== willow ==
Design Remoto, start of the top module:
module Remoto(clk,rst,entrada,comando,su,sd,suB,sdB,saida_1,saida1_1,saida2_1,soma_result_1,sinal_A,sinal_B);
parameter inicia            = 2'b00;   
parameter inicia_1          = 2'b01;    
parameter leitura           = 2'b10; 
parameter zera_B    = 3'b010;
parameter zera_tudo = 3'b011;
parameter soma      = 3'b100;
parameter sub       = 3'b101;
parameter muda_sinal= 3'b110;
parameter  DESLIGADO = 0;
parameter  ESPERA = 1;
parameter limite_um      =  4095; 
parameter lid_zero      =  3594;  
parameter  RECEBE_A_DEZ = 2;
parameter  RECEBE_A_UNI = 3;
parameter  MUDA_SINAL_A = 4;
parameter  RECEBE_A_DEZ_B = 5;
parameter  RECEBE_A_UNI_B = 6;
parameter  MUDA_SINAL_B = 7;
parameter  ZERA_TUDO = 8;	
parameter lid_um  			=  3281;  
parameter tempo_zero      =  648;
parameter tempo_bit  =  312;
input         clk;      
input         rst;
input         entrada;    
output reg [7:0] comando;
output reg[6:0] su;
output reg[6:0] sd;
output reg[6:0] suB;
output reg[6:0] sdB; 
wire [8:0] soma_result;
output reg [8:0] soma_result_1;
reg [4:0] estado_m;
reg [7:0] vetorA;
reg [7:0] vetorA_aux;
reg [7:0] vetorA_2;
reg [7:0] vetorA_1;
reg [7:0] vetorB;
reg [7:0] vetorB_aux;
reg [7:0] vetorB_1;
reg [7:0] vetorB_2;
reg on;
output reg sinal_A;
output reg sinal_B;
reg    [11:0] contado_inicial;            
reg           contado_inicial_flag;      
reg [26:0]delay;
reg [2:0]op;
wire [6:0] saida;
wire [6:0] saida1;
wire [6:0] saida2;
output [6:0] saida_1;
output [6:0] saida1_1;
output [6:0] saida2_1;
reg    [11:0] contador_inicial;           
  ...
export LEC_CHECK = 0
export ABC_AREA = 1
export CAP_MARGIN = 15
export CORE_MARGIN = 2
export CORE_UTILIZATION = 72
export CTS_CLUSTER_DIAMETER = 346
export CTS_CLUSTER_SIZE = 59
export GPL_ROUTABILITY_DRIVEN = 0
export HOLD_SLACK_MARGIN = -0.08
export MAX_ROUTING_LAYER = met4
export PLACE_DENSITY_LB_ADDON = 0.2
export SETUP_SLACK_MARGIN = 0.94
export SLEW_MARGIN = 20
create_clock -name core_clock -period 6.81 [get_ports {clk}]
run.sh (not shown) runs the stock make flow with config.mk's settings and CLKGATE_MAP_FILE=.
The flow ended early for willow: it failed with a tool error in 5_1_grt.
Edits applied to the flow inputs when going from willow to indigo:
==> flow/config.mk <==
export PLATFORM = sky130hd
export DESIGN_NAME = Remoto
export DESIGN_NICKNAME = Remoto
export VERILOG_FILES = /design/flow/design.v
export SDC_FILE = /design/flow/constraint.sdc
export NUM_CORES = 4
export LEC_CHECK = 0
export CAP_MARGIN = 20
export CORE_MARGIN = 2
export CORE_UTILIZATION = 72
export PLACE_DENSITY = 0.39
export SLEW_MARGIN = 20
==> flow/constraint.sdc <==
create_clock -name core_clock -period 11.7 [get_ports {clk}]
set_input_delay 2.3400 -clock core_clock [delete_from_list [all_inputs] [get_ports {clk}]]
set_output_delay 2.3400 -clock core_clock [all_outputs]
set_load 0.01 [all_outputs]
Findings:
indigo | status: complete | timing, DRC, antenna: pass
NOTE: area share of and/or/nand/nor cells after synthesis in indigo falls short of that of willow
Starting density of the core was lower in indigo than in willow.
indigo against willow: netlist area before placement went down by 270 um^2; distinct cell type count after synthesis went up by 49%.
Summary of indigo over willow: post-synth tally of flip-flops with integrated enable shows no meaningful change, average footprint of a synthesized cell now sits higher, total die area fell by 1.9%.
In indigo the area figure in the yosys stat output turned out about 2% lower than in willow.
Cmp indigo vs willow: half-perimeter wire length after placement lower in indigo
In indigo relative to willow, synthesized cell count had gone down by more than 10%.
A main combinational cell family by area after synthesis of simple AND/OR/NAND/NOR gates is what willow shows, while AND-OR/OR-AND gates belongs to indigo.
The floorplan net count reported for indigo is smaller than that of willow by 17%.

---

Starting RTL as in the previous note.
clock: 12.7 ns
lec_check: 0
cap_margin: 5
cell_pad_in_sites_detail_placement: 2
core_aspect_ratio: 0.59
core_margin: 2
core_utilization: 31
gpl_timing_driven: 0
min_routing_layer: met1
place_density_lb_addon: 0.05
slew_margin: 5
tns_end_percent: 20
Then changed:
==> flow/config.mk (replaced) <==
export PLATFORM = sky130hd
export DESIGN_NAME = Remoto
export DESIGN_NICKNAME = Remoto
export VERILOG_FILES = /design/flow/design.v
export SDC_FILE = /design/flow/constraint.sdc
export NUM_CORES = 4
export LEC_CHECK = 0
export CAP_MARGIN = 20
export CORE_MARGIN = 2
export CORE_UTILIZATION = 64
export SLEW_MARGIN = 20
==> flow/constraint.sdc (replaced) <==
create_clock -name core_clock -period 6.02 [get_ports {clk}]
set_input_delay 1.2040 -clock core_clock [delete_from_list [all_inputs] [get_ports {clk}]]
set_output_delay 1.2040 -clock core_clock [all_outputs]
set_load 0.01 [all_outputs]
Outcome: With this change the flow completed, yet does not pass: setup timing. Design area is higher by 13%. Power is higher by 100%. Non-clock buffer count is higher by 166. Area after synthesis is unchanged. Routed wire length is lower by 18%.
Then changed:
--- a/flow/config.mk
+++ b/flow/config.mk
@@ -7,5 +7,6 @@
 export LEC_CHECK = 0
+export ABC_AREA = 1
 export CAP_MARGIN = 20
 export CORE_MARGIN = 2
-export CORE_UTILIZATION = 64
+export CORE_UTILIZATION = 70
 export SLEW_MARGIN = 20
==> flow/constraint.sdc (replaced) <==
create_clock -name core_clock -period 7.17 [get_ports {clk}]
set_input_delay 1.4340 -clock core_clock [delete_from_list [all_inputs] [get_ports {clk}]]
set_output_delay 1.4340 -clock core_clock [all_outputs]
set_load 0.01 [all_outputs]
This time the run finished clean. Wire length drops by 16%. Power drops by 17%. First-iteration DRC count drops by 12%. Clock-buffer cell count climbs by 2. Die size drops by 6.6%. Critical path depth climbs by 15. Area after synthesis climbs by 2.0%. Final cell count climbs by 8.9%.
Then changed:
--- a/flow/config.mk
+++ b/flow/config.mk
@@ -11,2 +11,5 @@
 export CORE_UTILIZATION = 70
+export CTS_CLUSTER_DIAMETER = 221
+export HOLD_SLACK_MARGIN = -0.09
+export SETUP_SLACK_MARGIN = 0.34
 export SLEW_MARGIN = 20
==> flow/constraint.sdc (replaced) <==
create_clock -name core_clock -period 6.18 [get_ports {clk}]
set_input_delay 1.2360 -clock core_clock [delete_from_list [all_inputs] [get_ports {clk}]]
set_output_delay 1.2360 -clock core_clock [all_outputs]
set_load 0.01 [all_outputs]
After rerunning: Now the flow ended with an error in 5_1_grt; area after synthesis stays the same; die area is unchanged; synthesized cell count stays the same.
Then changed:
==> flow/config.mk (replaced) <==
export PLATFORM = sky130hd
export DESIGN_NAME = Remoto
export DESIGN_NICKNAME = Remoto
export VERILOG_FILES = /design/flow/design.v
export SDC_FILE = /design/flow/constraint.sdc
export NUM_CORES = 4
export LEC_CHECK = 0
export CAP_MARGIN = 20
export CORE_MARGIN = 2
export CORE_UTILIZATION = 40
export SLEW_MARGIN = 20
==> flow/constraint.sdc (replaced) <==
create_clock -name core_clock -period 11.0 [get_ports {clk}]
set_input_delay 2.2000 -clock core_clock [delete_from_list [all_inputs] [get_ports {clk}]]
set_output_delay 2.2000 -clock core_clock [all_outputs]
set_load 0.01 [all_outputs]
Effect: The new run finished with timing, DRC and antenna clean. Area after synthesis fell slightly. Synthesized cell count fell by about a fifth. Die size rose by well over a third.
Then changed:
--- a/flow/config.mk
+++ b/flow/config.mk
@@ -9,3 +9,4 @@
 export CORE_MARGIN = 2
-export CORE_UTILIZATION = 40
+export CORE_UTILIZATION = 72
+export MAX_ROUTING_LAYER = met4
 export SLEW_MARGIN = 20
==> flow/constraint.sdc (replaced) <==
create_clock -name core_clock -period 6.47 [get_ports {clk}]
set_input_delay 1.2940 -clock core_clock [delete_from_list [all_inputs] [get_ports {clk}]]
set_output_delay 1.2940 -clock core_clock [all_outputs]
set_load 0.01 [all_outputs]
The new run reached the layout checks and failed them: setup timing; power is higher by 78%; worst hold slack improved by 0.0039 ns; setup slack got worse by 0.95 ns; core utilization is higher by 45 points; design area is higher by 11%; routed wire length is higher by 35%; via count is higher by 21%; flip-flop count stays the same.

---

run 1:
Remoto again, from the RTL that the note above started with.
==> flow/config.mk <==
export PLATFORM = sky130hd
export DESIGN_NAME = Remoto
export DESIGN_NICKNAME = Remoto
export VERILOG_FILES = /design/flow/design.v
export SDC_FILE = /design/flow/constraint.sdc
export NUM_CORES = 4
export LEC_CHECK = 0
export ABC_AREA = 1
export CAP_MARGIN = 20
export CORE_MARGIN = 2
export CORE_UTILIZATION = 56
export CTS_CLUSTER_DIAMETER = 381
export CTS_CLUSTER_SIZE = 99
export PLACE_DENSITY = 0.46
export SETUP_SLACK_MARGIN = 3.95
export SLEW_MARGIN = 20
export TNS_END_PERCENT = 15
==> flow/constraint.sdc <==
create_clock -name core_clock -period 14.0 [get_ports {clk}]
set_input_delay 2.8000 -clock core_clock [delete_from_list [all_inputs] [get_ports {clk}]]
set_output_delay 2.8000 -clock core_clock [all_outputs]
set_load 0.01 [all_outputs]
The flow did not stop early for run 1: all stages ran, and the layout cleared the timing, design-rule and antenna checks.
What run 2 does differently from run 1 at the input level:
Settings: CORE_ASPECT_RATIO: unset -> 0.5; SETUP_SLACK_MARGIN: 3.95 -> -0.41; CTS_CLUSTER_DIAMETER: 381 -> 205.
==> results <==
Routed wire length on met2 of run 2 falls short of that of run 1 by a little under 10%.
Taking run 1 as the reference, in run 2 endpoint arrival time on the critical path went down by 160 ps, area of combinational cells with multiple inputs was more or less identical, endpoint required time on the critical path was more or less identical, number of global-route vias before repair went down by about 6%.
Fraction of the mapped netlist area in simple logic gates: run 1 vs run 2, no meaningful difference
Delta (run 2 minus run 1): average wire per standard cell higher, sequential share of layout area flat, via count went down.
The overall power of the completed layout number comes out lower for run 2 vs run 1.
Final non-filler cell area of run 1 is on par with run 2.
> inputs changed (run 2 -> run 3)
Settings: a change of PLACE_DENSITY from 0.46 to 0.39; a deleted CORE_ASPECT_RATIO that had been 0.5; a deleted SETUP_SLACK_MARGIN that had been -0.41; a deleted TNS_END_PERCENT that had been 15; a change of CORE_UTILIZATION from 56 to 72; a deleted CTS_CLUSTER_DIAMETER that had been 205; a change of the clock period (ns, I/O delays scaled along) from 14.0 to 9.21.
[summary]
- Run 3: count of plain and timing-repair buffers 1 above run 2
- Looking only at final core utilization, and setting everything else aside, the higher value of run 2 and run 3 goes to run 3.
- The higher clock network fraction of total power of run 2 and run 3 is in run 3.
- Looking at met2 usage in global routing across run 2 and run 3, the one that comes out higher is run 3.
- Total power: run 3 above run 2
- Run 3 ends up with higher weighted congestion reported at the end of routability-driven placement than run 2 does.
- Of run 2 and run 3, run 2 shows the higher final instance area, with run 3 below it.
- | sequential cell area share | run 3 vs run 2 | ≈ equal |
- Run 3 vs. run 2: floorplan-stage core utilization increased 16 points; clock-cell share of area +0.40 points.
Changes in run 4 relative to run 3:
Settings: CTS_CLUSTER_SIZE no longer set, was 99; ABC_AREA no longer set, was 1; PLACE_DENSITY no longer set, was 0.39; CORE_UTILIZATION now 40, was 72; the clock period (ns, I/O delays scaled along) now 14.0, was 9.21.
Results
Run 4 finished every stage and its layout cleared the timing, design-rule and antenna checks.
Taking run 4 as 1.0, run 3 lands at 0.901 on average wire per cell in the routed design.
Post-synthesis share of cell area spent on xor and xnor gates delta for run 4 relative to run 3: 3.4 points higher
Going from run 3 to run 4, the mean number of vias per cell was found to have gone up by about 1%.
Run 4 vs run 3: largest net degree at the start of global routing down by more than 10%
Number of distinct library cells after synthesis, run 4 vs run 3: up by more than a quarter
On final-layout clock-cell area share, run 4 tracks run 3 almost exactly.
In the reports for run 3 and run 4, the smaller wire length belongs to run 3.
Run 4 ends up with lower fraction of the mapped netlist area in simple logic gates than run 3 does.
Compared run 4 vs run 3, and number of non-clock buffers is up in run 4.
In the metrics for run 3 and run 4, the one carrying the higher area of all placed cells without fillers is run 3.
Input-level comparison between run 5 and run 4:
Settings: CORE_ASPECT_RATIO: unset -> 1.58; TNS_END_PERCENT: unset -> 90; ABC_AREA: unset -> 1; CELL_PAD_IN_SITES_DETAIL_PLACEMENT: unset -> 2; MIN_ROUTING_LAYER: unset -> met2; GPL_TIMING_DRIVEN: unset -> 0; CTS_CLUSTER_DIAMETER: unset -> 120; SLEW_MARGIN: 20 -> 35; PLACE_DENSITY_LB_ADDON: unset -> 0.29; CELL_PAD_IN_SITES_GLOBAL_PLACEMENT: unset -> 2; CTS_CLUSTER_SIZE: unset -> 21.
Results
- Run 5: wire length reported by the detailed router 37 mm above run 4
- Logic gate share of total power ends up lower on run 4.
- Compared with run 4, in run 5 final core utilization now sits higher, area fraction in full adders, half adders and majority gates now sits lower.
- Launching element of the worst setup path = soma_result_1[4]$_SDFF_PP0_: run 4; launching element of the worst setup path = soma_result_1[5]$_SDFF_PP0_: run 5
Power is estimated from default activity; no workload was simulated.
